Design cpu, start of the top module:
module cpu(
    input rst_n, clk,
    input [31:0] imem_insn,
    output [31:0] imem_addr,
    output [31:0] trace_instruction, trace_rd_value,
    output [11:0] trace_imm,
    output [4:0] trace_rd, trace_rs1, trace_rs2
);
Size: about 4700 cells after synthesis, about 1300 flip-flops, ~160 I/O pins, roughly 0.064 sq mm of cells after synthesis.
export LEC_CHECK = 0
export CAP_MARGIN = 15
export CELL_PAD_IN_SITES_DETAIL_PLACEMENT = 0
export CELL_PAD_IN_SITES_GLOBAL_PLACEMENT = 0
export CORE_MARGIN = 2
export CORE_UTILIZATION = 68
export GPL_ROUTABILITY_DRIVEN = 1
export MAX_ROUTING_LAYER = met4
export SLEW_MARGIN = 20
create_clock -name core_clock -period 2.26 [get_ports {clk}]
run.sh (not shown) runs the stock make flow with config.mk's settings and CLKGATE_MAP_FILE=.
The first run stopped in global routing (GRT-0116).
==> next run, changes <==
Settings changed: CAP_MARGIN 15 to 20, CELL_PAD_IN_SITES_DETAIL_PLACEMENT 0 to 1, CELL_PAD_IN_SITES_GLOBAL_PLACEMENT 0 to 2, CORE_ASPECT_RATIO set to 0.54, CORE_MARGIN 2 to 6, CORE_UTILIZATION 68 to 40, CTS_CLUSTER_DIAMETER set to 330, GPL_ROUTABILITY_DRIVEN 1 to unset, GPL_TIMING_DRIVEN set to 1, HOLD_SLACK_MARGIN set to -0.02, PLACE_DENSITY_LB_ADDON set to 0.2, SLEW_MARGIN 20 to 40, TNS_END_PERCENT set to 60.
Clock period 2.26 ns to 2.8 ns, I/O delays scaled along.
=> The changed run reached the layout checks and failed them: setup timing. Area after synthesis is unchanged. Die size increases by 76%. Synthesized cell count stays the same.
==> next run, changes <==
Settings changed: CAP_MARGIN 20 to 15, CELL_PAD_IN_SITES_DETAIL_PLACEMENT 1 to 0, CELL_PAD_IN_SITES_GLOBAL_PLACEMENT 2 to 0, CORE_ASPECT_RATIO 0.54 to unset, CORE_MARGIN 6 to 2, CORE_UTILIZATION 40 to 69, CTS_CLUSTER_DIAMETER 330 to unset, GPL_ROUTABILITY_DRIVEN set to 1, GPL_TIMING_DRIVEN 1 to unset, HOLD_SLACK_MARGIN -0.02 to unset, PLACE_DENSITY set to 0.64, PLACE_DENSITY_LB_ADDON 0.2 to unset, SLEW_MARGIN 40 to 20, TNS_END_PERCENT 60 to unset.
Clock period 2.8 ns to 3.03 ns, I/O delays scaled along.
What happened: With this change the flow did not get past global routing (GRT-0116); synthesized cell count is unchanged; synthesized area is unchanged; die area shrinks by about 44%.
==> next run, changes <==
Settings changed: CAP_MARGIN 15 to 20, CELL_PAD_IN_SITES_DETAIL_PLACEMENT 0 to unset, CELL_PAD_IN_SITES_GLOBAL_PLACEMENT 0 to unset, CORE_UTILIZATION 69 to 61, GPL_ROUTABILITY_DRIVEN 1 to unset, MAX_ROUTING_LAYER met4 to unset, PLACE_DENSITY 0.64 to unset, SETUP_SLACK_MARGIN set to 0.99.
Clock period 3.03 ns to 3.63 ns, I/O delays scaled along.
The changed run passed the timing, DRC and antenna checks.
Synthesized cell count does not change.
Die area came out higher by 13%.
Synthesized area stays the same.


== v15 ==
cpu again, from the RTL that the note above started with.
make LEC_CHECK=0 CAP_MARGIN=30 CORE_MARGIN=2 CORE_UTILIZATION=72 CTS_CLUSTER_SIZE=53 PLACE_DENSITY_LB_ADDON=0.27 SLEW_MARGIN=20 finish   # period 3.33 ns
v15: it failed with a tool error in global routing (5_1_grt), so there are no final results.
Edits applied to the flow inputs when going from v15 to v57:
==> flow/config.mk <==
export PLATFORM = sky130hd
export DESIGN_NAME = cpu
export DESIGN_NICKNAME = cpu
export VERILOG_FILES = /design/flow/design.v
export SDC_FILE = /design/flow/constraint.sdc
export NUM_CORES = 4
export LEC_CHECK = 0
export ABC_AREA = 1
export CAP_MARGIN = 20
export CELL_PAD_IN_SITES_DETAIL_PLACEMENT = 2
export CORE_ASPECT_RATIO = 0.96
export CORE_MARGIN = 3
export CORE_UTILIZATION = 50
export CTS_CLUSTER_DIAMETER = 131
export GPL_ROUTABILITY_DRIVEN = 0
export GPL_TIMING_DRIVEN = 0
export MIN_ROUTING_LAYER = met2
export SLEW_MARGIN = 25
==> flow/constraint.sdc <==
create_clock -name core_clock -period 5.0 [get_ports {clk}]
set_input_delay 1.0000 -clock core_clock [delete_from_list [all_inputs] [get_ports {clk}]]
set_output_delay 1.0000 -clock core_clock [all_outputs]
set_load 0.01 [all_outputs]
## What came out
- The flow ended early for v57: it failed with a tool error in detailed placement (3_5_place_dp).
- When v57 is set beside v15, its number of core rows turns out to be about 20% larger.
- From v15 to v57 the numbers moved as follows: average size of a mapped cell decreased by about 37% relative to the old numbers; die span in y increased by 22% relative to the old numbers.
- Sort v57 and v15 by xor-xnor portion of the synthesized cell area asc -> top: v57
- Distinct cell type count of the synthesized netlist: higher on v15
- v57 ends up with a synthesized cell count that is about 70% higher than in v15.
- In v57, the area reported by Yosys stat came out about 6% above the value in v15.
- Area of the mapped netlist in v57 is 6.3% above v15.
- The higher full die area came out of v57.
[inputs] v20 vs v57
==> flow/config.mk <==
export PLATFORM = sky130hd
export DESIGN_NAME = cpu
export DESIGN_NICKNAME = cpu
export VERILOG_FILES = /design/flow/design.v
export SDC_FILE = /design/flow/constraint.sdc
export NUM_CORES = 4
export LEC_CHECK = 0
export CAP_MARGIN = 20
export CORE_MARGIN = 2
export CORE_UTILIZATION = 67
export CTS_CLUSTER_SIZE = 41
export SLEW_MARGIN = 20
==> flow/constraint.sdc <==
create_clock -name core_clock -period 3.27 [get_ports {clk}]
set_input_delay 0.6540 -clock core_clock [delete_from_list [all_inputs] [get_ports {clk}]]
set_output_delay 0.6540 -clock core_clock [all_outputs]
set_load 0.01 [all_outputs]
Flow for v20 halted at global routing (5_1_grt), error code ODB-0269.
On chip area line of the yosys report: between v20 and v57, it ends up lower for v20.
Note that the mean post-synth cell area recorded for v57 amounts to 0.63 times the value seen in v20.
The lower simple-gate portion of the synthesized area of v20 and v57 is in v20.
Looking at total standard cell area after synthesis across v20 and v57, the one that comes out higher is v57.
The higher pre-placement core utilization came out of v20.
v20 gives more port buffer count than v57 did.
Edits applied to the flow inputs when going from v20 to v2:
==> flow/config.mk <==
export PLATFORM = sky130hd
export DESIGN_NAME = cpu
export DESIGN_NICKNAME = cpu
export VERILOG_FILES = /design/flow/design.v
export SDC_FILE = /design/flow/constraint.sdc
export NUM_CORES = 4
export LEC_CHECK = 0
export ABC_AREA = 1
export CAP_MARGIN = 15
export CELL_PAD_IN_SITES_DETAIL_PLACEMENT = 2
export CELL_PAD_IN_SITES_GLOBAL_PLACEMENT = 1
export CORE_MARGIN = 10
export CORE_UTILIZATION = 51
export CTS_CLUSTER_DIAMETER = 152
export CTS_CLUSTER_SIZE = 45
export GPL_ROUTABILITY_DRIVEN = 1
export HOLD_SLACK_MARGIN = 0.06
export MAX_ROUTING_LAYER = met4
export PLACE_DENSITY_LB_ADDON = 0.05
export SETUP_SLACK_MARGIN = 0.7
export SLEW_MARGIN = 20
export TNS_END_PERCENT = 45
==> flow/constraint.sdc <==
create_clock -name core_clock -period 3.55 [get_ports {clk}]
set_input_delay 0.7100 -clock core_clock [delete_from_list [all_inputs] [get_ports {clk}]]
set_output_delay 0.7100 -clock core_clock [all_outputs]
set_load 0.01 [all_outputs]
Notes after the runs:
detailed placement (3_5_place_dp): v2 exited with error. v2 ends up with a effective utilization at floorplan that is 16 points lower than in v20. Going from v20 to v2, proportion of synthesized area in mux cells shrinks by 21 points. Compared with v20, in v2 chip area shows an increase of about 50%, number of standard cells after synthesis increased by 3,278 relative to the old numbers, chip area line of the yosys report has increased, die extent in y higher, global placer's final weighted congestion climbed 0.053.


Setup of build 28:
cpu again, from the RTL that the note above started with.
export LEC_CHECK = 0
export CAP_MARGIN = 40
export CORE_MARGIN = 2
export CORE_UTILIZATION = 72
export CTS_CLUSTER_DIAMETER = 381
export CTS_CLUSTER_SIZE = 40
export PLACE_DENSITY = 0.65
export SETUP_SLACK_MARGIN = 0.67
export SLEW_MARGIN = 20
create_clock -name core_clock -period 3.57 [get_ports {clk}]
Build 28 failed in global routing (5_1_grt) with GRT-0116.
Input-level comparison between build 70 and build 28:
- PLACE_DENSITY removed (was 0.65)
- CORE_UTILIZATION changed from 72 to 47
- CTS_CLUSTER_SIZE removed (was 40)
- CTS_CLUSTER_DIAMETER removed (was 381)
- CAP_MARGIN changed from 40 to 20
- SETUP_SLACK_MARGIN removed (was 0.67)
- the clock period (ns, I/O delays scaled along) changed from 3.57 to 4.74
[summary]
- Build 70 completed every stage of the flow, and the final layout passed the timing, DRC and antenna checks.
- Yosys synthesis chip area: build 70 vs build 28 identical
- CTS buffer count was lower in the run labelled build 28.
- On number of top-level pins, build 70 and build 28 are basically level.
- Delta(weighted congestion at the end of routability-driven global placement, build 70 - build 28) < 0
- Build 70 and build 28 ended up with roughly the same synthesized cell count.
- Between build 70 and build 28, the placed instance count is higher for build 70.
- Die area was lower in the run labelled build 28.
- Re number of cells in the yosys synthesis report: no difference whatsoever between build 70 and build 28.
- Delta (build 70 minus build 28): x dimension of the die now larger, vertical die dimension now larger.
### build 70 -> build 50
- a change of CORE_UTILIZATION from 47 to 72
- an added CTS_CLUSTER_SIZE of 10
- an added ABC_AREA of 1
- a change of the clock period (ns, I/O delays scaled along) from 4.74 to 4.43
## What came out
- Of build 70 and build 50, only build 70 finishes the flow clean.
- In the summary table, build 50 is marked failed, with error GRT-0232 raised in global routing (5_1_grt).
- Summary: with build 70 as the reference, TritonCTS buffer count in build 50 moved up by a few percent.
- Between build 50 and build 70, it is build 50 whose number of distinct library cells after synthesis is lower, by 29%.
- Placeable core region (build 50 / build 70): 0.69
- Between build 50 and build 70, total die size is lower for build 50, build 70 comes in above that.
- Against build 70, build 50 comes in about 6% higher on post-synthesis instance area.
The following lists how build 83 was set up differently from build 50:
- GPL_ROUTABILITY_DRIVEN now 1, previously not set
- ABC_AREA no longer set, was 1
- CTS_CLUSTER_DIAMETER now 347, previously not set
- CAP_MARGIN now 15, was 20
- CELL_PAD_IN_SITES_DETAIL_PLACEMENT now 0, previously not set
- CTS_CLUSTER_SIZE no longer set, was 10
- MAX_ROUTING_LAYER now met4, previously not set
- CORE_UTILIZATION now 68, was 72
- HOLD_SLACK_MARGIN now -0.08, previously not set
- CELL_PAD_IN_SITES_GLOBAL_PLACEMENT now 0, previously not set
- the clock period (ns, I/O delays scaled along) now 1.87, was 4.43
Notes after the runs:
- Tool error GRT-0116 stopped build 83 during global routing (5_1_grt); no final results.
- Yosys chip area down 6.0% in build 83 wrt build 50
- In build 83, number of gates resized after CTS is higher than in build 50.
- When build 83 is set beside build 50, its number of distinct standard cells referenced by the synthesized netlist turns out to be about 40% larger.
- Die boundary height: build 83 vs build 50 — no meaningful difference
- Max half-perimeter wire length after detailed placement across build 83 and build 50: build 83
- Taking build 50 as the reference, in build 83 fraction of the mapped netlist area in simple logic gates went down; number of placed instances with taps included went down.
Inputs modified between build 83 and build 85:
- CTS_CLUSTER_DIAMETER removed (was 347)
- PLACE_DENSITY_LB_ADDON newly set to 0.05
- CTS_CLUSTER_SIZE newly set to 42
- HOLD_SLACK_MARGIN removed (was -0.08)
- CORE_UTILIZATION changed from 68 to 72
- the clock period (ns, I/O delays scaled along) changed from 1.87 to 3.03
[summary]
Run status, build 85: aborted in global routing (5_1_grt), error GRT-0116. The final reports for build 85 and build 83 show total setup buffers inserted after CTS lower in the former. In the floorplan summary, build 85 is listed with a die area less than that of build 83. Compared with build 83, in build 85 number of rows created at floorplan shrank by 3, width of the die -about 2.8%, effective utilization at floorplan up 3.9 points, pre-CTS worst setup slack picked up an extra 1.33 ns, number of cells in the design after placement fell by about 7%. Sort build 83 and build 85 by die extent in y desc -> top: build 83. For fraction of the mapped netlist area in adder cells, build 83 and build 85 come out practically identical. When build 85 is measured against build 83, its weighted congestion at the end of routability-driven global placement turns out about 5% higher.
Here is what was changed in the inputs of build 94 compared with build 85.
- a change of CTS_CLUSTER_SIZE from 42 to 98
- an added ABC_AREA of 1
- a deleted GPL_ROUTABILITY_DRIVEN that had been 1
- a deleted MAX_ROUTING_LAYER that had been met4
- a deleted CELL_PAD_IN_SITES_DETAIL_PLACEMENT that had been 0
- a change of CAP_MARGIN from 15 to 20
- a deleted PLACE_DENSITY_LB_ADDON that had been 0.05
- a change of CORE_UTILIZATION from 72 to 65
- a deleted CELL_PAD_IN_SITES_GLOBAL_PLACEMENT that had been 0
- a change of the clock period (ns, I/O delays scaled along) from 3.03 to 2.73
==> comparison <==
- For build 94, the flow was terminated by a tool error in global routing (5_1_grt) and produced no final design.
- | adder and majority gate portion of the synthesized area | build 94 vs build 85 | ≈ equal |
- Between build 94 and build 85, it is build 94 whose simple-gate portion of the synthesized area is higher, by 15 points.
- Area of the mapped netlist in build 94 vs build 85: up about 6%
- Fraction of the core area occupied by cells at floorplan ended up 6.9 points lower on build 94 than on build 85.
- Of build 85 and build 94, the run reporting the lower synthesized netlist cell count was build 85.
